[flow/run.sh]
#!/bin/bash
# the make line also repeats each setting of config.mk as NAME=value (left out here)
make -C /OpenROAD-flow-scripts/flow DESIGN_CONFIG=/design/flow/config.mk WORK_HOME=/design/flow/orfs CLKGATE_MAP_FILE= finish
[flow/config.mk]
export PLATFORM = sky130hd
export DESIGN_NAME = money_clicker
export DESIGN_NICKNAME = money_clicker
export VERILOG_FILES = /design/flow/design.v
export SDC_FILE = /design/flow/constraint.sdc
export NUM_CORES = 4
export LEC_CHECK = 0
export CAP_MARGIN = 25
export CORE_ASPECT_RATIO = 1.63
export CORE_MARGIN = 2
export CORE_UTILIZATION = 20
export CTS_CLUSTER_DIAMETER = 88
export CTS_CLUSTER_SIZE = 78
export GPL_ROUTABILITY_DRIVEN = 0
export GPL_TIMING_DRIVEN = 0
export MAX_ROUTING_LAYER = met5
export MIN_ROUTING_LAYER = met2
export PLACE_DENSITY_LB_ADDON = 0.03
export SETUP_SLACK_MARGIN = 1.11
export SLEW_MARGIN = 20
[flow/constraint.sdc]
create_clock -name core_clock -period 13.3 [get_ports {clk}]
set_input_delay 2.6600 -clock core_clock [delete_from_list [all_inputs] [get_ports {clk}]]
set_output_delay 2.6600 -clock core_clock [all_outputs]
set_load 0.01 [all_outputs]
[flow/design.v]
`timescale 1ns / 1ns
module hexDecoder(input [3:0]binIn, output [6:0]HEX);
	wire [0:3]c = binIn;
	assign HEX[0] = ((~c[0] & ~c[1] & ~c[2] & c[3]) | (~c[0] & c[1] & ~c[2] & ~c[3]) | (c[0] & ~c[1] & c[2] & c[3]) | (c[0] & c[1] & ~c[2] & c[3]));
	assign HEX[1] = ((~c[0] & c[1] & ~c[2] & c[3]) | (~c[0] & c[1] & c[2] & ~c[3]) | (c[0] & ~c[1] & c[2] & c[3]) | (c[0] & c[1] & ~c[2] & ~c[3])| (c[0] & c[1] & c[2] & ~c[3]) | (c[0] & c[1] & c[2] & c[3]));
	assign HEX[2] = ((~c[0] & ~c[1] & c[2] & ~c[3]) | (c[0] & c[1] & ~c[2] & ~c[3]) | (c[0] & c[1] & c[2] & ~c[3]) | (c[0] & c[1] & c[2] & c[3]));
	assign HEX[3] = ((~c[0] & ~c[1] & ~c[2] & c[3]) | (~c[0] & c[1] & ~c[2] & ~c[3]) | (~c[0] & c[1] & c[2] & c[3]) | (c[0] & ~c[1] & ~c[2] & c[3])| (c[0] & ~c[1] & c[2] & ~c[3]) | (c[0] & c[1] & c[2] & c[3]));
	assign HEX[4] = ((~c[0] & ~c[1] & ~c[2] & c[3]) | (~c[0] & ~c[1] & c[2] & c[3]) | (~c[0] & c[1] & ~c[2] & ~c[3]) | (~c[0] & c[1] & ~c[2] & c[3])| (~c[0] & c[1] & c[2] & c[3]) | (c[0] & ~c[1] & ~c[2] & c[3]));
	assign HEX[5] = ((~c[0] & ~c[1] & ~c[2] & c[3]) | (~c[0] & ~c[1] & c[2] & ~c[3]) | (~c[0] & ~c[1] & c[2] & c[3]) | (~c[0] & c[1] & c[2] & c[3])| (c[0] & c[1] & ~c[2] & c[3]));
	assign HEX[6] = ((~c[0] & ~c[1] & ~c[2] & ~c[3]) | (~c[0] & ~c[1] & ~c[2] & c[3]) | (~c[0] & c[1] & c[2] & c[3]) | (c[0] & c[1] & ~c[2] & ~c[3]));
endmodule
module binaryToBCD(
    binaryIn,
	Millions,
	HundredThousands,
	TenThousands,
	Thousands,
	Hundreds,
	Tens,
	Ones
    );
    input [39:0] binaryIn;
    output reg[3:0] Ones;
	output reg[3:0] Tens;
	output reg[3:0] Hundreds;
	output reg[3:0] Thousands;
	output reg[3:0] TenThousands;
	output reg[3:0] HundredThousands;
	output reg[3:0] Millions;
    integer i;   
     always @(binaryIn)
        begin
			Millions= 4'd0;
			HundredThousands= 4'd0;
			TenThousands= 4'd0;
			Thousands= 4'd0;
			Hundreds= 4'd0;
			Tens= 4'd0;
			Ones= 4'd0;
            for (i = 21; i >=0; i = i-1)  
            begin
				if(Millions>=5)
					Millions = Millions +3;
				if(HundredThousands>=5)
					HundredThousands = HundredThousands +3;
				if(TenThousands>=5)
					TenThousands = TenThousands +3;
				if(Thousands>=5)
					Thousands = Thousands +3;
				if(Hundreds>=5)
					Hundreds = Hundreds +3;
				if(Tens>=5)
					Tens = Tens +3;
				if(Ones>=5)
					Ones = Ones +3;
				Millions = Millions<<1;
				Millions[0] = HundredThousands[3];
				HundredThousands = HundredThousands<<1;
				HundredThousands[0] = TenThousands[3];
				TenThousands = TenThousands<<1;
				TenThousands[0] = Thousands[3];
				Thousands = Thousands<<1;
				Thousands[0] = Hundreds[3];
				Hundreds = Hundreds<<1;
				Hundreds[0] = Tens[3];
				Tens = Tens<<1;
				Tens[0] = Ones[3];
				Ones = Ones<<1;
				Ones[0] = binaryIn[i];
            end
        end     
endmodule
`timescale 1ns / 1ns
module prevData(clock, reset, received_data_en, received_data, prev_data);
	input clock, reset, received_data_en;
	input [7:0]received_data;
	output reg [7:0] prev_data;
	reg [7:0] current_data;
	always@(posedge clock)begin
		if(reset)begin
			prev_data <= 0;
			current_data <= 0;
		end
		else if(received_data_en)begin
			prev_data <= current_data;
			current_data <= received_data;
		end
		else
			prev_data <= 0;
	end
endmodule
`timescale 1ns / 1ns
module logicController(clock, reset, received_data, received_data_en, click, buy, one, two, three, four, five, six, seven, eight, selection, upgradeClick);
	input clock, reset, received_data_en;
	input [7:0]received_data;
	output reg click, buy, one, two, three, four, five, six, seven, eight, selection, upgradeClick;
	localparam IDLE = 0, CLICK = 1, BUY = 2, ONE = 3, TWO = 4, THREE = 5, FOUR = 6, FIVE = 7, SIX = 8, SEVEN = 9, EIGHT = 10, UPGRADECLICK = 11;
	reg [4:0] currentState;
	reg [4:0] nextState;
	always@(*)begin
		case(currentState)
			IDLE:	begin
						if(received_data_en)begin
							if(received_data == 'h29)
								nextState = CLICK;
							else if(received_data == 'h5A)
								nextState = BUY;
							else if(received_data == 'h16)
								nextState = ONE;
							else if(received_data == 'h1E)
								nextState = TWO;
							else if(received_data == 'h26)
								nextState = THREE;
							else if(received_data == 'h25)
								nextState = FOUR;
							else if(received_data == 'h2E)
								nextState = FIVE;
							else if(received_data == 'h36)
								nextState = SIX;
							else if(received_data == 'h3D)
								nextState = SEVEN;
							else if(received_data == 'h3E)
								nextState = EIGHT;
							else if(received_data == 'h21)
								nextState = UPGRADECLICK;
							else
								nextState = IDLE;
						end
						else
							nextState = IDLE;
					end		
			CLICK: nextState = IDLE;
			BUY: nextState = IDLE;
			ONE: nextState = IDLE;
			TWO: nextState = IDLE;
			THREE: nextState = IDLE;
			FOUR: nextState = IDLE;
			FIVE: nextState = IDLE;
			SIX: nextState = IDLE;
			SEVEN: nextState = IDLE;
			EIGHT: nextState = IDLE;
			UPGRADECLICK: nextState = IDLE;
			default: nextState = IDLE;
		endcase
	end
	always@(*)begin
		click = 0;
		buy = 0; 
		one = 0; 
		two = 0; 
		three = 0; 
		four = 0; 
		five = 0; 
		six = 0; 
		seven = 0; 
		eight = 0;
		selection = 0;
		upgradeClick = 0;
		case(currentState)
			CLICK: click = 1;
			BUY: buy = 1;
			ONE:	begin
						one = 1;
						selection = 1;
					end
			TWO:	begin
						two = 1;
						selection = 1;
					end
			THREE:begin
						three = 1;
						selection = 1;
					end
			FOUR:	begin
						four = 1;
						selection = 1;
					end
			FIVE: begin
						five = 1;
						selection = 1;
					end
			SIX:	begin
						six = 1;
						selection = 1;
					end
			SEVEN:begin 
						seven = 1;
						selection = 1;
					end
			EIGHT:begin 
						eight = 1;
						selection = 1;
					end
			UPGRADECLICK: upgradeClick = 1;
			default: begin
				click = 0;
				buy = 0; 
				one = 0; 
				two = 0; 
				three = 0; 
				four = 0; 
				five = 0; 
				six = 0; 
				seven = 0; 
				eight = 0;
				selection = 0;
				upgradeClick = 0;
			end
		endcase
	end
	always@(posedge clock)begin
		if(reset)
			currentState <= IDLE;
		else
			currentState <= nextState;
	end
endmodule
`timescale 1ns / 1ns
module logicDatapath(clock, reset, pulse, money, prev_data, selectedAsset, click, buy, upgradeClick, one, two, three, four, five, six, seven, eight);
	input clock, reset, pulse, click, buy, upgradeClick, one, two, three, four, five, six, seven, eight;
	input[7:0] prev_data;
	output reg [39:0] money;
	localparam ONE = 0, TWO = 1, THREE = 2, FOUR = 3, FIVE = 4, SIX = 5, SEVEN = 6, EIGHT = 7, BREAK = 'hF0;
	output reg [7:0] selectedAsset;
	reg[29:0] rate; 
	reg[29:0] clickRate;
	reg[29:0] clickRateCost;
	reg[23:0] assetCost[7:0];
	reg[23:0] assetRates[7:0];
	wire enoughMoney = (money>= assetCost[selectedAsset]);
	wire enoughMoneyClick = (money >= clickRateCost);
	always@(*)begin
			assetCost[ONE] = 10;
			assetCost[TWO] = 40;
			assetCost[THREE] = 250;
			assetCost[FOUR] = 2000;
			assetCost[FIVE] = 10000;
			assetCost[SIX] = 100000;
			assetCost[SEVEN] = 1000000;
			assetCost[EIGHT] = 10000000;
			assetRates[ONE] = 1;
			assetRates[TWO] = 5;
			assetRates[THREE] = 15;
			assetRates[FOUR] = 60;
			assetRates[FIVE] = 800;
			assetRates[SIX] = 10000;
			assetRates[SEVEN] = 50000;
			assetRates[EIGHT] = 500000;
	end
	always@(posedge clock)begin
		if(reset)
			selectedAsset <= ONE;
		else if(prev_data == BREAK)
			selectedAsset <= selectedAsset;
		else if(one)
			selectedAsset <= ONE;
		else if(two)
			selectedAsset <= TWO;
		else if(three)
			selectedAsset <= THREE;
		else if(four)
			selectedAsset <= FOUR;
		else if(five)
			selectedAsset <= FIVE;
		else if(six)
			selectedAsset <= SIX;
		else if(seven)
			selectedAsset <= SEVEN;
		else if(eight)
			selectedAsset <= EIGHT;
		else 
			selectedAsset <= selectedAsset;
	end
	always@(posedge clock)begin
		if(reset)
			money <= 10;
		else if(prev_data == BREAK)
			money <= money;
		else if(click)
			money <= money + clickRate;
		else if(buy && enoughMoney)
			money <= money - assetCost[selectedAsset];
		else if(upgradeClick && enoughMoneyClick)
			money <= money - clickRateCost;
		else if(pulse)
			money <= money + rate;
		else
			money <= money;
	end
	always@(posedge clock)begin
		if(reset)
			rate <= 0;
		else if(prev_data == BREAK)
			rate <= rate;
		else if(buy && enoughMoney)
			rate <= rate + assetRates[selectedAsset];
		else
			rate <= rate;
	end
	always@(posedge clock)begin
		if(reset)begin
			clickRate <= 1;
			clickRateCost <= 10;
		end
		else if(prev_data == BREAK)begin
			clickRate <= clickRate;
			clickRateCost <= clickRateCost;
		end
		else if(upgradeClick && enoughMoneyClick)begin
			clickRate <= clickRate * 2;
			clickRateCost <= clickRateCost * 2;
		end
		else begin 
			clickRate <= clickRate;
			clickRateCost <= clickRateCost;
		end
	end
endmodule
`timescale 1ns / 1ns
module money_clicker(clk, rst, key_data, key_valid, tick, money, asset, HEX0, HEX1, HEX2, HEX3, HEX4, HEX5);
	input clk;
	input rst;
	input [7:0] key_data;
	input key_valid;
	input tick;
	output [39:0] money;
	output [7:0] asset;
	output [6:0] HEX0, HEX1, HEX2, HEX3, HEX4, HEX5;
	wire [3:0] Millions;
	wire [3:0] HundredThousands;
	wire [3:0] TenThousands;
	wire [3:0] Thousands;
	wire [3:0] Hundreds;
	wire [3:0] Tens;
	wire [3:0] Ones;
	wire click, buy, upgradeClick, one, two, three, four, five, six, seven, eight;
	wire [7:0] prev_data;
	wire selection;
	binaryToBCD convert (money[39:0], Millions[3:0], HundredThousands[3:0], TenThousands[3:0], Thousands[3:0], Hundreds[3:0], Tens[3:0], Ones[3:0]);
	hexDecoder H0(Ones[3:0], HEX0);
	hexDecoder H1(Tens[3:0], HEX1);
	hexDecoder H2(Hundreds[3:0], HEX2);
	hexDecoder H3(Thousands[3:0], HEX3);
	hexDecoder H4(TenThousands[3:0], HEX4);
	hexDecoder H5(HundredThousands[3:0], HEX5);
	prevData prev(clk, rst, key_valid, key_data, prev_data);
	logicController control(clk, rst, key_data, key_valid, click, buy, one, two, three, four, five, six, seven, eight, selection, upgradeClick);
	logicDatapath datapath(clk, rst, tick, money, prev_data, asset, click, buy, upgradeClick, one, two, three, four, five, six, seven, eight);
endmodule
==> results of run 1 <==
-- cell type report --
| type | instances | area, µm² |
|---|---|---|
| Sequential cell | 150 | 3013 |
| Timing Repair Buffer | 517 | 4234 |
| Fill cell | 13500 | 86790 |
| Clock buffer | 17 | 425.4 |
| Inverter | 247 | 969.7 |
| Antenna cell | 8 | 20.02 |
| Multi-Input combinational cell | 3015 | 23730 |
| Buffer | 164 | 979.7 |
| Tap cell | 1577 | 1973 |
| Clock inverter | 15 | 166.4 |
-- metal layers --
metal	track usage	part of all wire	wire length [µm]
met1	-	0	0
met3	0.3069	0.32	39770
met5	0.01301	0.00070	87
met2	0.4271	0.60	75220
met4	0.03797	0.074	9261
-- repair_timing --
item	in CTS	in global routing
setup buffers	326	81
gates cloned	5	0
setup endpoints to repair	42	51
pin swaps	185	92
gates resized	661	144
hold buffers	0	0
-- stage by stage --
stage	setup TNS, ps	worst slack [ps]
floorplan	-144970	-4715
global placement	-314490	-8722
detailed placement	-301220	-8461
CTS	-191670	-5760
global route	-226450	-6405
finish	-195510	-5598
==> results_slide.txt, run 1 <==
Synthesis and Place & Route Summary

Synthesis
  • Mux frac, synth: 0.03615
  • Main area contributors after synthesis: dfxtp_1 (12%), ha_1 (9.1%), a21oi_1 (6.4%)
  • Area fraction in xor and xnor cells: 0.04954
  • Synth Instances: 3572
  • # Cells Yosys: between 3000 and 4000
  • Top post-synthesis cells by count: nand2_1 (373), nor2_1 (355), a21oi_1 (313)
  • Top cell type by instance count after synthesis: nand2_1
  • Comb area leader: AND-OR/OR-AND gates
  • Commonest flop: dfxtp_1
  • FF+latch count, synth: roughly 150
  • Seq share, synth: 0.1222
  • Compound-Gate Fraction of Synth Area: 0.3720
  • Ys Warns: 6
  • Adder Area Share: 0.09567
  • Number of enable flip-flop cells: 0
  • Netlist Area Pre-Place: between 0.02 and 0.025 mm²
  • Synthesis area per yosys: 0.02457 mm²
  • Yosys top cell by area: dfxtp_1
  • Mean post-synth cell area: 6.879 µm²
  • Asr flop ratio synth: 0
  • Post-Synth Simple-Gate Area: 0.2569
  • Area leader share: 0.1222
  • Cell variety after synth: 140

Die
  • Core area: ~0.12 mm²
  • Die W: roughly 280 µm
  • Boundary Pins: between 100 and 150
  • Die H: about 450 µm
  • Die ar.: around 0.13 mm²
  • Core Rows: approximately 160
  • Effective utilization at floorplan: 0.2009

Global routing
  • Largest net degree at the start of global routing: 19
  • Initial antenna violation count: 0
  • First-pass GRT wire length: approximately 180000 µm
  • Vias in the first global route: approximately 44000
  • Overall routing resource usage: 0.2919
  • GR Overflow Total: 0

CTS
  • Latency at later pin: slightly above 500 ps
  • CTS tree: built
  • CTS Buf Count: 17
  • CTS sink count: around 150
  • Clock slew at reported path FFs: 80 ps
  • H-tree Lvls: 4
  • CTS root buf: clkbuf_16
  • Clk buf depth: 2

Placement
  • Placed Instances: between 5000 and 6000
  • Buffers added on ports: about 95
  • Placed Instance Area: about 0.029 mm²
  • Placed wire-length estimate: ~91000 µm

Route
  • Pre-Repair DR Iteration Count: 10
  • Post-DRT Antenna Nets: 0
  • Drt wl/cell: approximately 22 µm
  • DR vias: around 41000
  • Final WL: ~120000 µm
  • Vias/cell: around 7
  • # DRC: 0
  • DRT iter0 DRCs: approximately 6900

Hold path
  • Hold WC Path Type: flop to flop
  • Hold Crit Depth: 1
  • Hold worst-path end: prev.prev_data[4]
  • Worst hold start: prev.current_data[4]

Final timing
  • Worst Max-Slew Pin Slew: between 1000 and 1500 ps
  • FMAX: 52.91 MHz
  • Final worst slack: -5598 ps
  • Max-slew violation count: 0
  • Fin Clk Skew: 17.87 ps
  • Setup violators final: ~42
  • Rel. slew slack: 0.2402
  • Worst Hold Slack: 466.8 ps
  • Crit path time final: between 15000 and 20000 ps
  • RSZ-0062 raised after global routing: true
  • Final Hold Fails: 0
  • Period Utilization, post-route: 1.421

Worst setup path
  • RR Startpoint: datapath.money[2]
  • WP depth: around 90
  • FF-to-FF path depth: 37
  • Critical path class: flop to output pin
  • Critical Path AT: 16240 ps
  • R2r endpoint: datapath.clickRateCost[16]
  • Worst Path Required: about 11000 ps
  • Crit path top cell by count: ha_4
  • CP endpoint kind: output pin
  • CP max-delay cell: o32ai_4
  • Maximum fanout along the worst path: 10
  • CP Launch Type: flop
  • End of the critical path: HEX5[4]
  • Crit path from: datapath.money[19]
  • Worst stage delay on the critical path: around 560 ps
  • Flop-to-flop setup slack: about 2700 ps
  • Crit path buffers/inverters: 22
  • CP top delay family: AND-OR/OR-AND gates

Layout
  • Final Util: 0.2904
  • Final instance area: 0.03551 mm²
  • Area delta synth->final: 44.51%
  • Final non-filler cell total: about 5700
  • # nets final: around 4300

Run status
  • SO Faults: negative setup slack
  • Status: finished with violations

Job
  • Max_cap viols: 0
  • Count of tool warnings: 33
==> inputs of run 2 (changes only) <==
CAP_MARGIN = 20   (was 25)
CORE_ASPECT_RATIO = not set   (was 1.63)
CORE_UTILIZATION = 61   (was 20)
CTS_CLUSTER_DIAMETER = 356   (was 88)
CTS_CLUSTER_SIZE = not set   (was 78)
GPL_ROUTABILITY_DRIVEN = not set   (was 0)
GPL_TIMING_DRIVEN = not set   (was 0)
HOLD_SLACK_MARGIN = 0.3   (was not set)
MAX_ROUTING_LAYER = not set   (was met5)
MIN_ROUTING_LAYER = not set   (was met2)
PLACE_DENSITY_LB_ADDON = 0.06   (was 0.03)
SETUP_SLACK_MARGIN = 3.98   (was 1.11)
clock period = 13.9 ns   (was 13.3 ns; I/O delays follow)
==> run 2 against run 1 <==
Effect of this change:
- the run now fails in global routing
- area after synthesis did not move
- synthesized cell count did not move
- die size fell by 67%
==> results_slide.txt, run 2 <==
Run Summary

Synthesis
  • Top cell type by instance count after synthesis: nand2_1
  • Synth Instances: 3572 (unchanged)
  • Netlist Area Pre-Place: 0.02457 mm² (unchanged)
  • Adder Area Share: 0.09567 (unchanged)
  • Mux frac, synth: 0.03615 (unchanged)
  • Cell variety after synth: 140 (unchanged)
  • FF+latch count, synth: 150 (unchanged)
  • Commonest flop: dfxtp_1
  • Seq share, synth: 0.1222 (unchanged)
  • Top post-synthesis cells by count: nand2_1 (373), nor2_1 (355), a21oi_1 (313)
  • Ys Warns: 6 (unchanged)
  • Asr flop ratio synth: 0 (unchanged)
  • Main area contributors after synthesis: dfxtp_1 (12%), ha_1 (9.1%), a21oi_1 (6.4%)
  • Synthesis area per yosys: 0.02457 mm² (unchanged)
  • Mean post-synth cell area: 6.879 µm² (unchanged)
  • Area leader share: 0.1222 (unchanged)
  • Comb area leader: AND-OR/OR-AND gates
  • Compound-Gate Fraction of Synth Area: 0.3720 (unchanged)
  • Yosys top cell by area: dfxtp_1
  • Post-Synth Simple-Gate Area: 0.2569 (unchanged)
  • Area fraction in xor and xnor cells: 0.04954 (unchanged)
  • # Cells Yosys: 3572 (unchanged)
  • Number of enable flip-flop cells: 0 (unchanged)

CTS
  • Clk buf depth: 2 (unchanged)
  • H-tree Lvls: 4 (unchanged)
  • CTS root buf: clkbuf_16
  • CTS Buf Count: 17 (unchanged)
  • CTS sink count: 150 (unchanged)
  • Hold-fix buffers, CTS: 0 (unchanged)

Die
  • Die W: 204.7 µm (-27%)
  • Die H: 204.7 µm (-55%)
  • Effective utilization at floorplan: 0.6185 (+0.4176)
  • Core area: 0.03973 mm² (-68%)
  • Boundary Pins: 102 (unchanged)
  • Die ar.: 0.04191 mm² (-67%)
  • Core Rows: 73 (-55%)

Placement
  • Place WS: -4735 ps (+3726 ps)
  • Buffers added on ports: 96 (+1.1%)
  • Placed wire-length estimate: 64560 µm (-29%)
  • Placed Instance Area: 0.03244 mm² (+13%)
  • Global placer's final weighted congestion: 0.9724

Global routing
  • GR Overflow Total: 18
  • Overall routing resource usage: 0.7468

Run status
  • Log Error: [ERROR GRT-0232] Routing congestion too high. Check the congestion heatmap in the GUI.
  • Stopped at: global routing
  • Status: aborted with a tool error
==> run 2: stage by stage <==
step	std cells	TNS, ps	hold slack [ps]
after floorplan	3576	-127900	429.1
after global placement	4808	-125680	443.8
after detailed placement	4808	-155810	448.7
after CTS	4968	-130020	465.3
==> run 2: routing by layer <==
layer,GRT usage,overflow
met1,0.7354,0
met2,0.9274,7
met3,0.6066,1
met4,0.6850,10
met5,0.4381,0
==> run 2: timing repair <==
item,CTS
pin swaps,120
gates resized,387
endpoints found under the setup margin,42
cloned,3
buffers inserted,125
==> inputs of run 3 (changes only) <==
CORE_UTILIZATION = 69   (was 61)
CTS_CLUSTER_DIAMETER = not set   (was 356)
CTS_CLUSTER_SIZE = 43   (was not set)
HOLD_SLACK_MARGIN = not set   (was 0.3)
clock period = 19.8 ns   (was 13.9 ns; I/O delays follow)
==> run 3 against run 2 <==
Effect of this change:
- the flow again stops in global routing
- synthesized cell count unchanged
- area after synthesis unchanged
- die size down 11%
==> results_slide.txt, run 3 <==
Run Summary

Die
  • Die H: 192.7 µm (-5.9%)
  • Die ar.: 0.03714 mm² (-11%)
  • Core Rows: 69 (-5.5%)
  • Effective utilization at floorplan: 0.6959 (+0.07745)
  • Core area: 0.03531 mm² (-11%)
  • Boundary Pins: 102 (unchanged)
  • Die W: 192.7 µm (-5.9%)

CTS
  • H-tree Lvls: 4 (unchanged)
  • CTS root buf: clkbuf_16
  • CTS sink count: 150 (unchanged)
  • Clk buf depth: 2 (unchanged)
  • CTS Buf Count: 17 (unchanged)

Synthesis
  • Synthesis area per yosys: 0.02457 mm² (unchanged)
  • Number of enable flip-flop cells: 0 (unchanged)
  • Top post-synthesis cells by count: nand2_1 (373), nor2_1 (355), a21oi_1 (313)
  • # Cells Yosys: 3572 (unchanged)
  • Seq share, synth: 0.1222 (unchanged)
  • Adder Area Share: 0.09567 (unchanged)
  • Comb area leader: AND-OR/OR-AND gates
  • FF+latch count, synth: 150 (unchanged)
  • Area fraction in xor and xnor cells: 0.04954 (unchanged)
  • Commonest flop: dfxtp_1
  • Mean post-synth cell area: 6.879 µm² (unchanged)
  • Mux frac, synth: 0.03615 (unchanged)
  • Synth Instances: 3572 (unchanged)
  • Post-Synth Simple-Gate Area: 0.2569 (unchanged)
  • Asr flop ratio synth: 0 (unchanged)
  • Main area contributors after synthesis: dfxtp_1 (12%), ha_1 (9.1%), a21oi_1 (6.4%)
  • Netlist Area Pre-Place: 0.02457 mm² (unchanged)
  • Yosys top cell by area: dfxtp_1
  • Top cell type by instance count after synthesis: nand2_1
  • Cell variety after synth: 140 (unchanged)
  • Compound-Gate Fraction of Synth Area: 0.3720 (unchanged)
  • Ys Warns: 6 (unchanged)
  • Area leader share: 0.1222 (unchanged)

Run status
  • Stopped at: global routing
  • Status: aborted with a tool error
  • Log Error: [ERROR GRT-0116] Global routing finished with congestion. Check the congestion regions in the DRC Viewer.

Placement
  • Global placer's final weighted congestion: 0.9594 (-1.3%)
  • Placed wire-length estimate: 52950 µm (-18%)
  • Place WS: -1205 ps (+3529 ps)
  • Placed Instances: 4055 (-16%)
  • Buffers added on ports: 96 (unchanged)

Global routing
  • Overall routing resource usage: 0.7179
  • GR Overflow Total: approximately 60
## run 3: through the flow
stage                     hold WS, ps    util  cell area (µm²)
after detailed placement        452.9  0.7671            27090
after floorplan                 429.1       -            25700
after global placement          440.0  0.7671            27090
after CTS                       464.9  0.8886            31380
## run 3: timing repair
| item | CTS |
|---|---|
| pin swaps | 192 |
| gates resized | 482 |
| buffers inserted | 270 |
| setup endpoints to repair | 42 |
| hold buffers | 0 |
| cloned | 4 |
## run 3: per-layer routing
layer | track usage | overflow
met3 | 0.5774 | 5
met5 | 0.5151 | 0
met4 | 0.6298 | 20
met2 | 0.8790 | 30
met1 | 0.7236 | 5
==> inputs of run 4 (changes only) <==
ABC_AREA = 1   (was not set)
CAP_MARGIN = 25   (was 20)
CORE_ASPECT_RATIO = 1.63   (was not set)
CORE_UTILIZATION = 65   (was 69)
CTS_CLUSTER_DIAMETER = 222   (was not set)
CTS_CLUSTER_SIZE = 78   (was 43)
GPL_ROUTABILITY_DRIVEN = 1   (was not set)
MAX_ROUTING_LAYER = met5   (was not set)
MIN_ROUTING_LAYER = met1   (was not set)
PLACE_DENSITY_LB_ADDON = 0.03   (was 0.06)
SETUP_SLACK_MARGIN = 1.11   (was 3.98)
TNS_END_PERCENT = 5   (was not set)
clock period = 15.5 ns   (was 19.8 ns; I/O delays follow)
==> run 4 against run 3 <==
Effect of this change:
- the flow again stops in global routing
- area after synthesis fell by 15%
- synthesized cell count decreased by 5.0%
- die size shrank 9.9%
==> results_slide.txt, run 4 <==
Run Summary

Synthesis
  • # Cells Yosys: 3392 (-5.0%)
  • Number of enable flip-flop cells: 0 (unchanged)
  • Yosys top cell by area: dfxtp_1
  • Compound-Gate Fraction of Synth Area: 0.1945 (-0.1775)
  • Top post-synthesis cells by count: nand2_1 (763), inv_1 (402), a21oi_1 (279)
  • Top cell type by instance count after synthesis: nand2_1
  • Area leader share: 0.1444 (+0.02221)
  • Comb area leader: simple AND/OR/NAND/NOR gates
  • Main area contributors after synthesis: dfxtp_1 (14%), nand2_1 (14%), ha_1 (11%)
  • Area fraction in xor and xnor cells: 0.05277 (+0.003229)
  • Synthesis area per yosys: 0.02079 mm² (-15%)
  • Seq share, synth: 0.1444 (+0.02221)
  • Netlist Area Pre-Place: 0.02079 mm² (-15%)
  • Cell variety after synth: 64 (-54%)
  • Commonest flop: dfxtp_1
  • FF+latch count, synth: 150 (unchanged)
  • Ys Warns: 6 (unchanged)
  • Mux frac, synth: 0 (-0.03615)
  • Synth Instances: 3392 (-5.0%)
  • Adder Area Share: 0.1116 (+0.01589)
  • Post-Synth Simple-Gate Area: 0.3977 (+0.1409)
  • Mean post-synth cell area: 6.130 µm² (-11%)
  • Asr flop ratio synth: 0 (unchanged)

Die
  • Boundary Pins: 102 (unchanged)
  • Core Rows: 83 (+20%)
  • Core area: 0.03147 mm² (-11%)
  • Die ar.: 0.03348 mm² (-9.9%)
  • Die W: 144.1 µm (-25%)
  • Effective utilization at floorplan: 0.6608 (-0.03511)
  • Die H: 232.4 µm (+21%)

CTS
  • H-tree Lvls: 4 (unchanged)
  • CTS root buf: clkbuf_16
  • Clk buf depth: 2 (unchanged)
  • CTS Buf Count: 17 (unchanged)
  • CTS sink count: 150 (unchanged)

Run status
  • Stopped at: global routing
  • Log Error: [ERROR GRT-0232] Routing congestion too high. Check the congestion heatmap in the GUI.
  • Status: aborted with a tool error

Placement
  • Placed Instances: 3869 (-4.6%)
  • Global placer's final weighted congestion: 0.9778 (+1.9%)
  • Placed wire-length estimate: 46970 µm (-11%)
  • Placed Instance Area: 0.02264 mm² (-16%)
  • Buffers added on ports: 96 (unchanged)

Global routing
  • GR Overflow Total: roughly 380
  • Overall routing resource usage: 0.8487
[run 4: through the flow]
stage	TNS, ps	utilization	setup slack, ps
after detailed placement	-21000	0.7196	-726.2
after CTS	0	0.7873	317.3
after floorplan	0	-	996.2
after global placement	-18.76	0.7192	-9.467
[run 4: per-layer routing]
metal	GRT overflow	global-route usage
met1	45	0.8476
met2	201	0.9726
met3	40	0.7451
met4	88	0.8134
met5	4	0.5279
[run 4: repair_timing]
item | 4_1_cts
hold buffers | 0
endpoints found under the setup margin | 35
resized | 342
setup buffers | 112
pin swaps | 150
cloned | 1
==> inputs of run 5 (changes only) <==
CAP_MARGIN = 20   (was 25)
CORE_ASPECT_RATIO = not set   (was 1.63)
CORE_UTILIZATION = 72   (was 65)
CTS_CLUSTER_DIAMETER = 375   (was 222)
CTS_CLUSTER_SIZE = 98   (was 78)
GPL_ROUTABILITY_DRIVEN = not set   (was 1)
MAX_ROUTING_LAYER = not set   (was met5)
MIN_ROUTING_LAYER = not set   (was met1)
PLACE_DENSITY_LB_ADDON = not set   (was 0.03)
SETUP_SLACK_MARGIN = not set   (was 1.11)
TNS_END_PERCENT = not set   (was 5)
clock period = 13.6 ns   (was 15.5 ns; I/O delays follow)
==> run 5 against run 4 <==
Effect of this change:
- the run fails in clock tree synthesis
- die size fell by 9.6%
- synthesized cell count stayed put
- area after synthesis did not move
==> results_slide.txt, run 5 <==
Run Summary

Run status
  • Log Error: [ERROR DPL-0038] Utilization greater than 100%, impossible to legalize
  • Stopped at: clock tree synthesis
  • Status: aborted with a tool error

Placement
  • Global placer's final weighted congestion: 0.9900 (+1.2%)
  • Placed wire-length estimate: 51100 µm (+8.8%)
  • Placed Instances: 4163 (+7.6%)
  • Buffers added on ports: 96 (unchanged)
  • Placed Instance Area: 0.02549 mm² (+13%)

Die
  • Effective utilization at floorplan: 0.7284 (+0.06757)
  • Die W: 173.9 µm (+21%)
  • Core Rows: 62 (-25%)
  • Die H: 173.9 µm (-25%)
  • Die ar.: 0.03026 mm² (-9.6%)
  • Boundary Pins: 102 (unchanged)
  • Core area: 0.02855 mm² (-9.3%)

Synthesis
  • Cell variety after synth: 64 (unchanged)
  • Adder Area Share: 0.1116 (unchanged)
  • Area leader share: 0.1444 (unchanged)
  • Yosys top cell by area: dfxtp_1
  • Main area contributors after synthesis: dfxtp_1 (14%), nand2_1 (14%), ha_1 (11%)
  • Netlist Area Pre-Place: 0.02079 mm² (unchanged)
  • Top post-synthesis cells by count: nand2_1 (763), inv_1 (402), a21oi_1 (279)
  • Area fraction in xor and xnor cells: 0.05277 (unchanged)
  • Mean post-synth cell area: 6.130 µm² (unchanged)
  • Asr flop ratio synth: 0 (unchanged)
  • Synthesis area per yosys: 0.02079 mm² (unchanged)
  • Top cell type by instance count after synthesis: nand2_1
  • Mux frac, synth: 0 (unchanged)
  • Ys Warns: 6 (unchanged)
  • Compound-Gate Fraction of Synth Area: 0.1945 (unchanged)
  • Synth Instances: 3392 (unchanged)
  • FF+latch count, synth: 150 (unchanged)
  • # Cells Yosys: 3392 (unchanged)
  • Number of enable flip-flop cells: 0 (unchanged)
  • Seq share, synth: 0.1444 (unchanged)
  • Comb area leader: simple AND/OR/NAND/NOR gates
  • Post-Synth Simple-Gate Area: 0.3977 (unchanged)
  • Commonest flop: dfxtp_1
[run 5: stage by stage]
stage               setup TNS (ps)  hold slack (ps)  setup WS [ps]    util
detailed placement          -67660            421.4          -2012  0.8928
global placement            -23070            411.8         -734.2  0.8928
floorplan                   -10550            404.7         -519.7       -
==> inputs of run 6 (changes only) <==
CAP_MARGIN = 0   (was 20)
CTS_CLUSTER_DIAMETER = 238   (was 375)
CTS_CLUSTER_SIZE = not set   (was 98)
PLACE_DENSITY = 0.65   (was not set)
clock period = 17.0 ns   (was 13.6 ns; I/O delays follow)
==> run 6 against run 5 <==
Effect of this change:
- the layout now fails its checks (negative setup slack)
- area after synthesis stayed put
- synthesized cell count stayed put
- die size stayed put
==> results_slide.txt, run 6 <==
Synthesis and Place & Route Summary

Worst setup path
  • CP top delay family: simple AND/OR/NAND/NOR gates
  • Worst Path Required: 13600 ps
  • Crit path from: datapath.money[19]
  • RR Startpoint: datapath.money[1]
  • CP Launch Type: flop
  • Worst stage delay on the critical path: between 800 and 900 ps
  • End of the critical path: HEX5[3]
  • Crit path buffers/inverters: 24
  • Crit path top cell by count: nand2_2
  • WP depth: 108
  • CP max-delay cell: a21oi_1
  • CP endpoint kind: output pin
  • Flop-to-flop setup slack: 8230 ps
  • R2r endpoint: datapath.money[0]
  • FF-to-FF path depth: 38
  • Critical Path AT: around 18000 ps
  • Critical path class: flop to output pin
  • Maximum fanout along the worst path: 6

Global routing
  • First-pass GRT wire length: between 90000 and 100000 µm
  • GR Overflow Total: 0
  • Vias in the first global route: roughly 22000
  • Largest net degree at the start of global routing: approximately 110
  • Met2 usage: 0.6977
  • Busiest grt layer: met2
  • Initial antenna violation count: 9
  • Met3 usage: 0.04768
  • Overall routing resource usage: 0.3796
  • Met1 usage: 0.4461

Placement
  • Buffers added on ports: 96 (unchanged)
  • Global placer's final weighted congestion: 0.9610 (-2.9%)
  • Placed wire-length estimate: 43800 µm (-14%)

Route
  • DRT iter0 DRCs: ~5600
  • DR vias: roughly 27000
  • # DRC: 0
  • Vias/cell: 6.864
  • Pre-Repair DR Iteration Count: 33
  • Final WL: approximately 80000 µm
  • Post-DRT Antenna Nets: 0
  • Drt wl/cell: approximately 21 µm

Synthesis
  • FF+latch count, synth: 150 (unchanged)
  • Seq share, synth: 0.1444 (unchanged)
  • Top cell type by instance count after synthesis: nand2_1
  • Synthesis area per yosys: 0.02079 mm² (unchanged)
  • Number of enable flip-flop cells: 0 (unchanged)
  • Commonest flop: dfxtp_1
  • Area leader share: 0.1444 (unchanged)
  • Cell variety after synth: 64 (unchanged)
  • Synth Instances: 3392 (unchanged)
  • Area fraction in xor and xnor cells: 0.05277 (unchanged)
  • Post-Synth Simple-Gate Area: 0.3977 (unchanged)
  • Mux frac, synth: 0 (unchanged)
  • Adder Area Share: 0.1116 (unchanged)
  • Mean post-synth cell area: 6.130 µm² (unchanged)
  • Main area contributors after synthesis: dfxtp_1 (14%), nand2_1 (14%), ha_1 (11%)
  • Compound-Gate Fraction of Synth Area: 0.1945 (unchanged)
  • Asr flop ratio synth: 0 (unchanged)
  • Comb area leader: simple AND/OR/NAND/NOR gates
  • Netlist Area Pre-Place: 0.02079 mm² (unchanged)
  • Ys Warns: 6 (unchanged)
  • Top post-synthesis cells by count: nand2_1 (763), inv_1 (402), a21oi_1 (279)
  • Yosys top cell by area: dfxtp_1
  • # Cells Yosys: 3392 (unchanged)

Die
  • Core Rows: 62 (unchanged)
  • Die ar.: 0.03026 mm² (unchanged)
  • Core area: 0.02855 mm² (unchanged)
  • Die H: 173.9 µm (unchanged)
  • Effective utilization at floorplan: 0.7284 (unchanged)
  • Boundary Pins: 102 (unchanged)
  • Die W: 173.9 µm (unchanged)

Layout
  • Fill count: approximately 1600
  • Seq. cell area: ~0.003 mm²
  • Comb area: 0.01690 mm²
  • # nets final: approximately 3700
  • Area delta synth->final: 16.88%
  • Final Util: 0.8514

Final timing
  • Setup violators final: 35
  • Worst Max-Slew Pin Slew: 1142 ps
  • Final worst slack: -4500 ps
  • Crit path time final: approximately 21000 ps
  • FMAX: between 40 and 50 MHz
  • Period Utilization, post-route: 1.265
  • Max-slew violation count: 0
  • Fin Clk Skew: 18.97 ps
  • RSZ-0062 raised after global routing: true
  • Final Hold Fails: 0
  • Rel. slew slack: 0.2189

Hold path
  • Hold WC Path Type: flop to flop
  • Hold Crit Depth: 2
  • Hold worst-path end: prev.prev_data[2]
  • Worst hold start: prev.current_data[2]

Run status
  • SO Faults: negative setup slack
  • Status: finished with violations

CTS
  • CTS root buf: clkbuf_16
  • CTS Buf Count: 17
  • CTS tree: built
  • Latency at later pin: around 450 ps
  • Clk buf depth: 2
  • CTS sink count: 150
  • Clock slew at reported path FFs: approximately 70 ps
  • H-tree Lvls: 4

Job
  • Max_cap viols: 0
  • Count of tool warnings: 36
[run 6: per-stage QoR]
step | std cells | cell area [µm²] | setup TNS, ps | hold slack [ps] | setup WS [ps]
finish | 3933 | 24300 | -91800 | 428.4 | -4500
global route | 3931 | 24300 | -123750 | 457.7 | -5533
CTS | 3872 | 23070 | 0 | 430.5 | 2.575
detailed placement | 3822 | 22110 | -23710 | 413.0 | -1403
global placement | 3822 | 22110 | 0 | 411.5 | 146.8
floorplan | 3396 | 20810 | 0 | 404.7 | 888.0
[run 6: area by class of cell]
class                      instances  share of cell area
inverter                         470             0.07315
clock inverter                    15            0.006538
clock buffer                      17             0.01750
multi-input combinational       2707              0.6953
timing repair buffer             181             0.06311
sequential                       150              0.1237
antenna                            9           0.0009266
tap                              384             0.01977
[run 6: metal layers]
metal  part of all wire  up-vias  routed length [µm]
li1                   -    11610                   -
met1               0.34    11810               28220
met2               0.41     2509               33670
met3               0.15     1048               11990
met4              0.095       24                7783
met5             0.0081        -                 668
[run 6: what timing repair did]
action,4_1_cts,5_1_grt
buffers inserted,18,52
setup endpoints to repair,35,35
pin swaps,21,98
resized,109,271
hold buffers,0,0
hold endpoints to repair,0,0
==> inputs of run 7 (changes only) <==
CAP_MARGIN = 20   (was 0)
CORE_UTILIZATION = 67   (was 72)
CTS_CLUSTER_DIAMETER = 358   (was 238)
CTS_CLUSTER_SIZE = 96   (was not set)
PLACE_DENSITY = 0.42   (was 0.65)
clock period = 19.6 ns   (was 17.0 ns; I/O delays follow)
==> run 7 against run 6 <==
Effect of this change:
- now clean on timing, DRC and antenna
- core utilization shrank 10 points
- die size grew 7.3%
- global-route usage shrank 4.2 points
- first-iteration DRC count shrank 70%
- final cell count shrank 1.5%
- design area shrank 5.8%
- via count shrank 16%
- routed wire length shrank 32%
- count of clock-buffer cells in the layout is the same
==> results_slide.txt, run 7 <==
Synthesis and Place & Route Summary

Synthesis
  • Area fraction in xor and xnor cells: 0.05277 (unchanged)
  • Area leader share: 0.1444 (unchanged)
  • Mean post-synth cell area: 6.130 µm² (unchanged)
  • Mux frac, synth: 0 (unchanged)
  • Main area contributors after synthesis: dfxtp_1 (14%), nand2_1 (14%), ha_1 (11%)
  • FF+latch count, synth: 150 (unchanged)
  • Synth Instances: 3392 (unchanged)
  • Netlist Area Pre-Place: 0.02079 mm² (unchanged)
  • Compound-Gate Fraction of Synth Area: 0.1945 (unchanged)
  • Yosys top cell by area: dfxtp_1
  • Cell variety after synth: 64 (unchanged)
  • Post-Synth Simple-Gate Area: 0.3977 (unchanged)
  • Adder Area Share: 0.1116 (unchanged)
  • Comb area leader: simple AND/OR/NAND/NOR gates
  • Commonest flop: dfxtp_1
  • Asr flop ratio synth: 0 (unchanged)
  • Number of enable flip-flop cells: 0 (unchanged)
  • Top cell type by instance count after synthesis: nand2_1
  • Top post-synthesis cells by count: nand2_1 (763), inv_1 (402), a21oi_1 (279)
  • Seq share, synth: 0.1444 (unchanged)
  • Synthesis area per yosys: 0.02079 mm² (unchanged)
  • Ys Warns: 6 (unchanged)
  • # Cells Yosys: 3392 (unchanged)

Worst setup path
  • Critical Path AT: 14280 ps (-3820 ps)
  • Worst stage delay on the critical path: 570 ps (-320 ps)
  • Flop-to-flop setup slack: 11660 ps (+3430 ps)
  • Crit path buffers/inverters: 27 (+13%)
  • Maximum fanout along the worst path: 8 (+2)
  • CP top delay family: simple AND/OR/NAND/NOR gates
  • Crit path top cell by count: nand2_1
  • End of the critical path: HEX5[4]
  • CP max-delay cell: clkdlybuf4s50_1
  • Crit path from: datapath.money[20]
  • WP depth: 119 (+10%)
  • R2r endpoint: datapath.money[35]
  • FF-to-FF path depth: 37 (-2.6%)
  • CP endpoint kind: output pin
  • CP Launch Type: flop
  • Critical path class: flop to output pin
  • Worst Path Required: 15680 ps (+2080 ps)
  • RR Startpoint: datapath.money[1]

Placement
  • Global placer's final weighted congestion: 0.9489 (-1.3%)
  • Placed wire-length estimate: 42530 µm (-2.9%)
  • Buffers added on ports: 96 (unchanged)
  • Placed Instance Area: 0.02211 mm² (about the same)

Job
  • Max_cap viols: 0 (unchanged)
  • Count of tool warnings: 34 (-5.6%)

CTS
  • Latency at later pin: 440 ps (about the same)
  • Hold-fix buffers, CTS: 0 (unchanged)
  • CTS tree: built
  • H-tree Lvls: 4 (unchanged)
  • CTS root buf: clkbuf_16
  • CTS Buf Count: 17 (unchanged)
  • Clk buf depth: 2 (unchanged)
  • Clock slew at reported path FFs: 60 ps (about the same)
  • CTS sink count: 150 (unchanged)

Route
  • Final WL: 56170 µm (-32%)
  • Vias/cell: 5.840 (-15%)
  • Pre-Repair DR Iteration Count: 5 (-85%)
  • Post-DRT Antenna Nets: 0 (unchanged)
  • DRT iter0 DRCs: 1655 (-70%)
  • DR vias: 22620 (-16%)
  • Number of inserted diodes: 0 (-9)
  • Drt wl/cell: 14.50 µm (-31%)
  • # DRC: 0 (unchanged)

Die
  • Boundary Pins: 102 (unchanged)
  • Die ar.: 0.03246 mm² (+7.3%)
  • Core Rows: 64 (+3.2%)
  • Die H: 180.2 µm (+3.6%)
  • Core area: 0.03059 mm² (+7.2%)
  • Die W: 180.2 µm (+3.6%)
  • Effective utilization at floorplan: 0.6798 (-0.04862)

Final timing
  • Fin Clk Skew: 11.82 ps (-7.148 ps)
  • Setup violators final: 0 (-100%)
  • Max-slew violation count: 0 (unchanged)
  • Rel. slew slack: 0.2579 (+0.03904)
  • FMAX: roughly 55 MHz
  • Worst Max-Slew Pin Slew: 1113 ps (-29.02 ps)
  • Period Utilization, post-route: 0.9285 (-0.3362)
  • Final Hold Fails: 0 (unchanged)
  • Crit path time final: between 15000 and 20000 ps

Global routing
  • Met1 usage: 0.4202 (-0.02584)
  • Met3 usage: 0.04062 (-0.007059)
  • Initial antenna violation count: 0 (-9)
  • GR Overflow Total: 0 (unchanged)
  • Vias in the first global route: 21560 (-3.2%)
  • Largest net degree at the start of global routing: 112 (-0.88%)
  • First-pass GRT wire length: 95500 µm (-3.0%)
  • Overall routing resource usage: 0.3376 (-0.04199)
  • Met2 usage: 0.6063 (-0.09145)
  • Busiest grt layer: met2

Hold path
  • Worst hold start: prev.current_data[1]
  • Hold WC Path Type: flop to flop
  • Hold Crit Depth: 2 (unchanged)
  • Hold worst-path end: prev.prev_data[1]

Layout
  • Final Util: 0.7488 (-0.1026)
  • Area delta synth->final: 10.16%
  • # nets final: 3660 (-1.7%)
  • Comb area: 0.01591 mm² (-5.9%)
  • Final instance area: 0.02291 mm² (-5.8%)
  • Fill count: 2525 (+55%)
  • Seq. cell area: 0.003012 mm² (+0.21%)

Run status
  • Status: finished clean
[run 7: routing by layer]
layer / routed length [µm] / share of wire
met1: 24370 / 0.43
met5: 0 / 0
met2: 26940 / 0.48
met4: 1399 / 0.025
met3: 3464 / 0.062
[run 7: repair_timing]
item / 4_1_cts / 5_1_grt
setup endpoints to repair: 0 / 35
gates resized: 0 / 46
setup buffers: 0 / 10
[run 7: final cells by class]
class | count | share of cell area
flip-flops and latches | 150 | 0.1315
clock buffers | 17 | 0.01857
multi-input cells | 2707 | 0.6945
inverters | 470 | 0.07740
clock inverters | 14 | 0.006555
well taps | 396 | 0.02163
repair buffers | 119 | 0.04982
[run 7: stage by stage]
step,hold WS [ps],setup slack (ps),instances,setup TNS (ps)
finish,428.5,1402,3873,0
detailed placement,419.4,745.3,3832,0
floorplan,404.7,2968,3396,0
CTS,427.5,239.8,3863,0
global placement,412.2,1841,3832,0
global route,439.7,-163.0,3873,-513.0
==> inputs of run 8 (changes only) <==
ABC_AREA = 0   (was 1)
CELL_PAD_IN_SITES_GLOBAL_PLACEMENT = 0   (was not set)
CORE_UTILIZATION = 72   (was 67)
CTS_CLUSTER_DIAMETER = 77   (was 358)
CTS_CLUSTER_SIZE = 100   (was 96)
PLACE_DENSITY = not set   (was 0.42)
SLEW_MARGIN = 5   (was 20)
TNS_END_PERCENT = 50   (was not set)
clock period = 25.0 ns   (was 19.6 ns; I/O delays follow)
==> run 8 against run 7 <==
Effect of this change:
- still clean
- core utilization is 5.0 points higher
- via count is 26% higher
- first-iteration DRC count is 94% higher
- synthesized cell count is 5.3% higher
- die size is 9.7% higher
- hold slack better by 32 ps
- critical path depth is 29 lower
- register-to-register slack better by 3700 ps
- global-route usage is 5.1 points higher
- final cell count is 4.4% higher
- critical endpoint is now HEX4[3]
- highest routed layer unchanged
==> results_slide.txt, run 8 <==
Synthesis and Place & Route Summary

Worst setup path
  • Crit path buffers/inverters: 13 (-52%)
  • CP top delay family: AND-OR/OR-AND gates
  • Worst Path Required: 20000 ps (+4320 ps)
  • R2r endpoint: datapath.money[34]
  • RR Startpoint: datapath.money[2]
  • CP max-delay cell: clkdlybuf4s50_1
  • Maximum fanout along the worst path: 10 (+2)
  • Flop-to-flop setup slack: 15370 ps (+3710 ps)
  • WP depth: 90 (-24%)
  • CP endpoint kind: output pin
  • Critical Path AT: 19230 ps (+4950 ps)
  • Crit path top cell by count: ha_1
  • Crit path from: datapath.money[20]
  • FF-to-FF path depth: 37 (unchanged)
  • End of the critical path: HEX4[3]
  • CP Launch Type: flop
  • Critical path class: flop to output pin
  • Worst stage delay on the critical path: 550 ps (-20 ps)

Job
  • Max_cap viols: 0 (unchanged)
  • Count of tool warnings: 32 (-5.9%)

Synthesis
  • Yosys top cell by area: dfxtp_1
  • Area fraction in xor and xnor cells: 0.04954 (-0.003229)
  • Mean post-synth cell area: 6.879 µm² (+12%)
  • Compound-Gate Fraction of Synth Area: 0.3720 (+0.1775)
  • FF+latch count, synth: 150 (unchanged)
  • Commonest flop: dfxtp_1
  • Adder Area Share: 0.09567 (-0.01589)
  • Top post-synthesis cells by count: nand2_1 (373), nor2_1 (355), a21oi_1 (313)
  • Number of enable flip-flop cells: 0 (unchanged)
  • Main area contributors after synthesis: dfxtp_1 (12%), ha_1 (9.1%), a21oi_1 (6.4%)
  • Area leader share: 0.1222 (-0.02221)
  • Ys Warns: 6 (unchanged)
  • Asr flop ratio synth: 0 (unchanged)
  • Mux frac, synth: 0.03615 (+0.03615)
  • Comb area leader: AND-OR/OR-AND gates
  • Top cell type by instance count after synthesis: nand2_1
  • Seq share, synth: 0.1222 (-0.02221)
  • Cell variety after synth: 140 (+120%)
  • Post-Synth Simple-Gate Area: 0.2569 (-0.1409)
  • Netlist Area Pre-Place: 0.02457 mm² (+18%)
  • # Cells Yosys: 3572 (+5.3%)
  • Synth Instances: 3572 (+5.3%)
  • Synthesis area per yosys: 0.02457 mm² (+18%)

Layout
  • # nets final: 3777 (+3.2%)
  • Final non-filler cell total: 4043 (+4.4%)
  • Area delta synth->final: 8.936%
  • Fill count: 2276 (-9.9%)
  • Final instance area: 0.02677 mm² (+17%)

Die
  • Boundary Pins: 102 (unchanged)
  • Core area: 0.03353 mm² (+9.6%)
  • Die W: 188.7 µm (+4.8%)
  • Die ar.: 0.03562 mm² (+9.7%)
  • Effective utilization at floorplan: 0.7328 (+0.05307)
  • Core Rows: 67 (+4.7%)
  • Die H: 188.7 µm (+4.8%)

Route
  • Post-DRT Antenna Nets: 0 (unchanged)
  • Final WL: 74060 µm (+32%)
  • Number of inserted diodes: 0 (unchanged)
  • DRT iter0 DRCs: 3210 (+94%)
  • Pre-Repair DR Iteration Count: 9 (+4)
  • DR vias: 28390 (+26%)
  • # DRC: 0 (unchanged)
  • Vias/cell: 7.022 (+20%)
  • Drt wl/cell: 18.32 µm (+26%)

Final timing
  • FMAX: about 41 MHz
  • Crit path time final: about 24000 ps
  • Worst Max-Slew Pin Slew: 994.5 ps (-118.6 ps)
  • Setup violators final: 0 (unchanged)
  • Period Utilization, post-route: 0.9692 (+0.04067)
  • Rel. slew slack: 0.3325 (+0.07462)
  • Final Hold Fails: 0 (unchanged)
  • Fin Clk Skew: 13.86 ps (+2.042 ps)
  • Max-slew violation count: 0 (unchanged)

Placement
  • Global placer's final weighted congestion: 0.9801 (+3.3%)
  • Placed wire-length estimate: 51030 µm (+20%)
  • Placed Instance Area: 0.02561 mm² (+16%)
  • Buffers added on ports: 96 (unchanged)
  • Placed Instances: 3984 (+4.0%)

CTS
  • Clock slew at reported path FFs: 70 ps (about the same)
  • CTS root buf: clkbuf_16
  • CTS tree: built
  • CTS sink count: 150 (unchanged)
  • H-tree Lvls: 4 (unchanged)
  • Clk buf depth: 2 (unchanged)
  • Latency at later pin: 460 ps (+20 ps)
  • CTS Buf Count: 17 (unchanged)

Global routing
  • Initial antenna violation count: 0 (unchanged)
  • Overall routing resource usage: 0.3885 (+0.05091)
  • First-pass GRT wire length: 120300 µm (+26%)
  • GR Overflow Total: 0 (unchanged)
  • Largest net degree at the start of global routing: 83 (-26%)
  • Vias in the first global route: 26240 (+22%)

Hold path
  • Hold Crit Depth: 2 (unchanged)
  • Hold worst-path end: datapath.clickRate[29]
  • Worst hold start: datapath.clickRate[29]
  • Hold WC Path Type: flop to flop

Run status
  • Status: finished clean
run 8: what timing repair did:
action                                  4_1_cts  5_1_grt
hold buffers                                  0        0
endpoints found under the setup margin       21       35
pin swaps                                     0       16
cloned                                        0        0
setup buffers                                 0       26
gates resized                                 9       67
run 8: per-layer routing:
layer,vias up,global-route usage,wire [µm]
met3,379,0.04656,5506
met1,13130,0.4645,29280
met2,1589,0.6850,35860
li1,13290,-,-
met5,-,0,0
met4,0,0.1959,3418
run 8: cell type report:
class	count	area, µm²	share of cell area
Inverter	247	927.1	0.03463
Tap cell	448	560.5	0.02094
Multi-Input combinational cell	3015	20320	0.7590
Clock inverter	15	160.2	0.005983
Clock buffer	17	425.4	0.01589
Sequential cell	150	3007	0.1123
Timing Repair Buffer	151	1371	0.05123
run 8: through the flow:
step	util	worst slack, ps	hold WS (ps)	TNS [ps]
after floorplan	-	2778	429.1	0
after global routing	0.7983	-658.7	481.1	-10570
after detailed placement	0.7636	-349.9	453.0	-3215
after global placement	0.7635	1000	436.9	0
final	0.7983	771.2	460.5	0
after CTS	0.7825	56.78	461.9	0
==> inputs of run 9 (changes only) <==
ABC_AREA = not set   (was 0)
CAP_MARGIN = 25   (was 20)
CELL_PAD_IN_SITES_GLOBAL_PLACEMENT = not set   (was 0)
CORE_ASPECT_RATIO = 1.63   (was not set)
CTS_CLUSTER_DIAMETER = not set   (was 77)
CTS_CLUSTER_SIZE = 78   (was 100)
GPL_ROUTABILITY_DRIVEN = 1   (was not set)
MAX_ROUTING_LAYER = met5   (was not set)
MIN_ROUTING_LAYER = met1   (was not set)
SETUP_SLACK_MARGIN = -1.51   (was not set)
SLEW_MARGIN = 20   (was 5)
TNS_END_PERCENT = not set   (was 50)
clock period = 15.7 ns   (was 25.0 ns; I/O delays follow)
==> run 9 against run 8 <==
Effect of this change:
- the flow now stops in clock tree synthesis
- die size increased by 0.13%
- synthesized cell count did not move
- area after synthesis stayed put
==> results_slide.txt, run 9 <==
Run Summary

Placement
  • Place WS: -3965 ps (-3615 ps)
  • Buffers added on ports: 96 (unchanged)
  • Placed Instance Area: 0.03164 mm² (+24%)
  • Placed wire-length estimate: 73800 µm (+45%)
  • Global placer's final weighted congestion: 1.059 (+8.0%)

Synthesis
  • Top cell type by instance count after synthesis: nand2_1
  • # Cells Yosys: 3572 (unchanged)
  • Area leader share: 0.1222 (unchanged)
  • Commonest flop: dfxtp_1
  • Number of enable flip-flop cells: 0 (unchanged)
  • Mean post-synth cell area: 6.879 µm² (unchanged)
  • Asr flop ratio synth: 0 (unchanged)
  • Ys Warns: 6 (unchanged)
  • FF+latch count, synth: 150 (unchanged)
  • Main area contributors after synthesis: dfxtp_1 (12%), ha_1 (9.1%), a21oi_1 (6.4%)
  • Area fraction in xor and xnor cells: 0.04954 (unchanged)
  • Mux frac, synth: 0.03615 (unchanged)
  • Synthesis area per yosys: 0.02457 mm² (unchanged)
  • Post-Synth Simple-Gate Area: 0.2569 (unchanged)
  • Compound-Gate Fraction of Synth Area: 0.3720 (unchanged)
  • Comb area leader: AND-OR/OR-AND gates
  • Yosys top cell by area: dfxtp_1
  • Cell variety after synth: 140 (unchanged)
  • Top post-synthesis cells by count: nand2_1 (373), nor2_1 (355), a21oi_1 (313)
  • Adder Area Share: 0.09567 (unchanged)
  • Seq share, synth: 0.1222 (unchanged)
  • Netlist Area Pre-Place: 0.02457 mm² (unchanged)
  • Synth Instances: 3572 (unchanged)

Run status
  • Log Error: [ERROR DPL-0038] Utilization greater than 100%, impossible to legalize
  • Status: aborted with a tool error
  • Stopped at: clock tree synthesis

Die
  • Die H: 239.9 µm (+27%)
  • Core area: 0.03368 mm² (+0.44%)
  • Die W: 148.7 µm (-21%)
  • Effective utilization at floorplan: 0.7296 (-0.003213)
  • Die ar.: 0.03567 mm² (+0.13%)
  • Core Rows: 86 (+28%)
  • Boundary Pins: 102 (unchanged)
==> run 9: metrics by stage <==
step	TNS, ps	hold slack [ps]	cells
2_1_floorplan	-77490	429.1	3576
3_3_place_gp	-70670	436.4	4646
3_5_place_dp	-118310	451.8	4646
==> inputs of run 10 (changes only) <==
ABC_AREA = 1   (was not set)
CAP_MARGIN = 10   (was 25)
CELL_PAD_IN_SITES_DETAIL_PLACEMENT = 2   (was not set)
CELL_PAD_IN_SITES_GLOBAL_PLACEMENT = 0   (was not set)
CORE_ASPECT_RATIO = not set   (was 1.63)
CORE_MARGIN = 7   (was 2)
CORE_UTILIZATION = 34   (was 72)
CTS_CLUSTER_SIZE = not set   (was 78)
GPL_ROUTABILITY_DRIVEN = 0   (was 1)
MAX_ROUTING_LAYER = not set   (was met5)
MIN_ROUTING_LAYER = not set   (was met1)
SETUP_SLACK_MARGIN = 0.19   (was -1.51)
clock period = 31.9 ns   (was 15.7 ns; I/O delays follow)
==> run 10 against run 9 <==
Effect of this change:
- the run now finishes clean
- die size grew 91%
- synthesized cell count shrank 5.0%
- area after synthesis shrank 15%
==> results_slide.txt, run 10 <==
Synthesis and Place & Route Summary

Worst setup path
  • Critical Path AT: 18770 ps
  • Critical path class: flop to output pin
  • FF-to-FF path depth: 37
  • RR Startpoint: datapath.money[1]
  • End of the critical path: HEX5[0]
  • Worst stage delay on the critical path: between 600 and 700 ps
  • R2r endpoint: datapath.money[16]
  • WP depth: between 100 and 150
  • CP Launch Type: flop
  • Worst Path Required: between 20000 and 30000 ps
  • Maximum fanout along the worst path: 10
  • Flop-to-flop setup slack: 22180 ps
  • Crit path top cell by count: nand2_1
  • Crit path buffers/inverters: 21
  • CP top delay family: simple AND/OR/NAND/NOR gates
  • CP max-delay cell: dfxtp_1
  • Crit path from: datapath.money[19]
  • CP endpoint kind: output pin

CTS
  • CTS sink count: 150
  • H-tree Lvls: 4
  • Setup bufs post-CTS: 0
  • Hold-fix buffers, CTS: 0
  • CTS root buf: clkbuf_16
  • Latency at later pin: around 490 ps
  • CTS Buf Count: 17
  • CTS resizes: 0
  • Clock slew at reported path FFs: about 70 ps
  • Clk buf depth: 2
  • CTS tree: built

Synthesis
  • Area fraction in xor and xnor cells: 0.05277 (+0.003229)
  • Top cell type by instance count after synthesis: nand2_1
  • Seq share, synth: 0.1444 (+0.02221)
  • Ys Warns: 6 (unchanged)
  • Post-Synth Simple-Gate Area: 0.3977 (+0.1409)
  • Asr flop ratio synth: 0 (unchanged)
  • Main area contributors after synthesis: dfxtp_1 (14%), nand2_1 (14%), ha_1 (11%)
  • FF+latch count, synth: 150 (unchanged)
  • Mux frac, synth: 0 (-0.03615)
  • Area leader share: 0.1444 (+0.02221)
  • Synthesis area per yosys: 0.02079 mm² (-15%)
  • Mean post-synth cell area: 6.130 µm² (-11%)
  • Yosys top cell by area: dfxtp_1
  • Number of enable flip-flop cells: 0 (unchanged)
  • Comb area leader: simple AND/OR/NAND/NOR gates
  • Compound-Gate Fraction of Synth Area: 0.1945 (-0.1775)
  • Synth Instances: 3392 (-5.0%)
  • Netlist Area Pre-Place: 0.02079 mm² (-15%)
  • # Cells Yosys: 3392 (-5.0%)
  • Cell variety after synth: 64 (-54%)
  • Top post-synthesis cells by count: nand2_1 (763), inv_1 (402), a21oi_1 (279)
  • Commonest flop: dfxtp_1
  • Adder Area Share: 0.1116 (+0.01589)

Hold path
  • Hold worst-path end: prev.prev_data[3]
  • Worst hold start: prev.current_data[3]
  • Hold WC Path Type: flop to flop
  • Hold Crit Depth: 2

Global routing
  • Largest net degree at the start of global routing: roughly 110
  • Initial antenna violation count: 7
  • Met2 usage: 0.6316
  • First-pass GRT wire length: between 150000 and 200000 µm
  • Vias in the first global route: about 31000
  • Met3 usage: 0.07822
  • Busiest grt layer: met2
  • GR Overflow Total: 0
  • Overall routing resource usage: 0.3477
  • Met1 usage: 0.3353

Layout
  • # nets final: about 3700
  • Final non-filler cell total: between 4000 and 5000
  • Final Util: 0.3845
  • Area delta synth->final: 11.61%

Route
  • DR vias: approximately 27000
  • Drt wl/cell: around 29 µm
  • Post-DRT Antenna Nets: 0
  • Final WL: roughly 120000 µm
  • Pre-Repair DR Iteration Count: 6
  • Vias/cell: 6.291
  • DRT iter0 DRCs: 1720
  • # DRC: 0

Final timing
  • Setup violators final: 0
  • RSZ-0062 raised after global routing: false
  • Final setup TNS: 0 ps
  • Period Utilization, post-route: 0.7883
  • FMAX: between 30 and 40 MHz
  • Max-slew violation count: 0
  • Fin Clk Skew: approximately 16 ps
  • Crit path time final: between 20000 and 30000 ps
  • Final Hold Fails: 0
  • Rel. slew slack: 0.2321
  • Worst Max-Slew Pin Slew: around 1100 ps

Job
  • Count of tool warnings: 33
  • Max_cap viols: 0

Placement
  • Placed Instances: 4218 (-9.2%)
  • Placed wire-length estimate: 84400 µm (+14%)
  • Buffers added on ports: 96 (unchanged)

Run status
  • Status: finished clean

Die
  • Effective utilization at floorplan: 0.3445 (-0.3851)
  • Core Rows: 90 (+4.7%)
  • Die H: 261.3 µm (+8.9%)
  • Die W: 261.3 µm (+76%)
  • Core area: 0.06036 mm² (+79%)
  • Die ar.: 0.06828 mm² (+91%)
  • Boundary Pins: 102 (unchanged)
[run 10: per-layer routing]
| layer | part of all wire | wire (µm) |
|---|---|---|
| met1 | 0.35 | 42240 |
| met2 | 0.50 | 60990 |
| met3 | 0.061 | 7481 |
| met4 | 0.091 | 11080 |
| met5 | 0.00021 | 26 |
[run 10: stage by stage]
stage / setup WS, ps / hold slack (ps) / instance area [µm²]
after global placement: 11340 / 411.8 / 22590
after detailed placement: 8375 / 423.9 / 22590
final: 6752 / 467.6 / 23210
after global routing: 5699 / 479.0 / 23200
after floorplan: 12810 / 404.7 / 20810
after CTS: 7583 / 470.7 / 23190
[run 10: area by class of cell]
type,instances,area [µm²]
multi-input combinational,2707,15780
tap,782,978.4
clock inverter,12,167.7
clock buffer,20,436.7
timing repair buffer,109,1062
antenna,3,7.507
inverter,470,1773
fill,7392,37150
sequential,150,3003
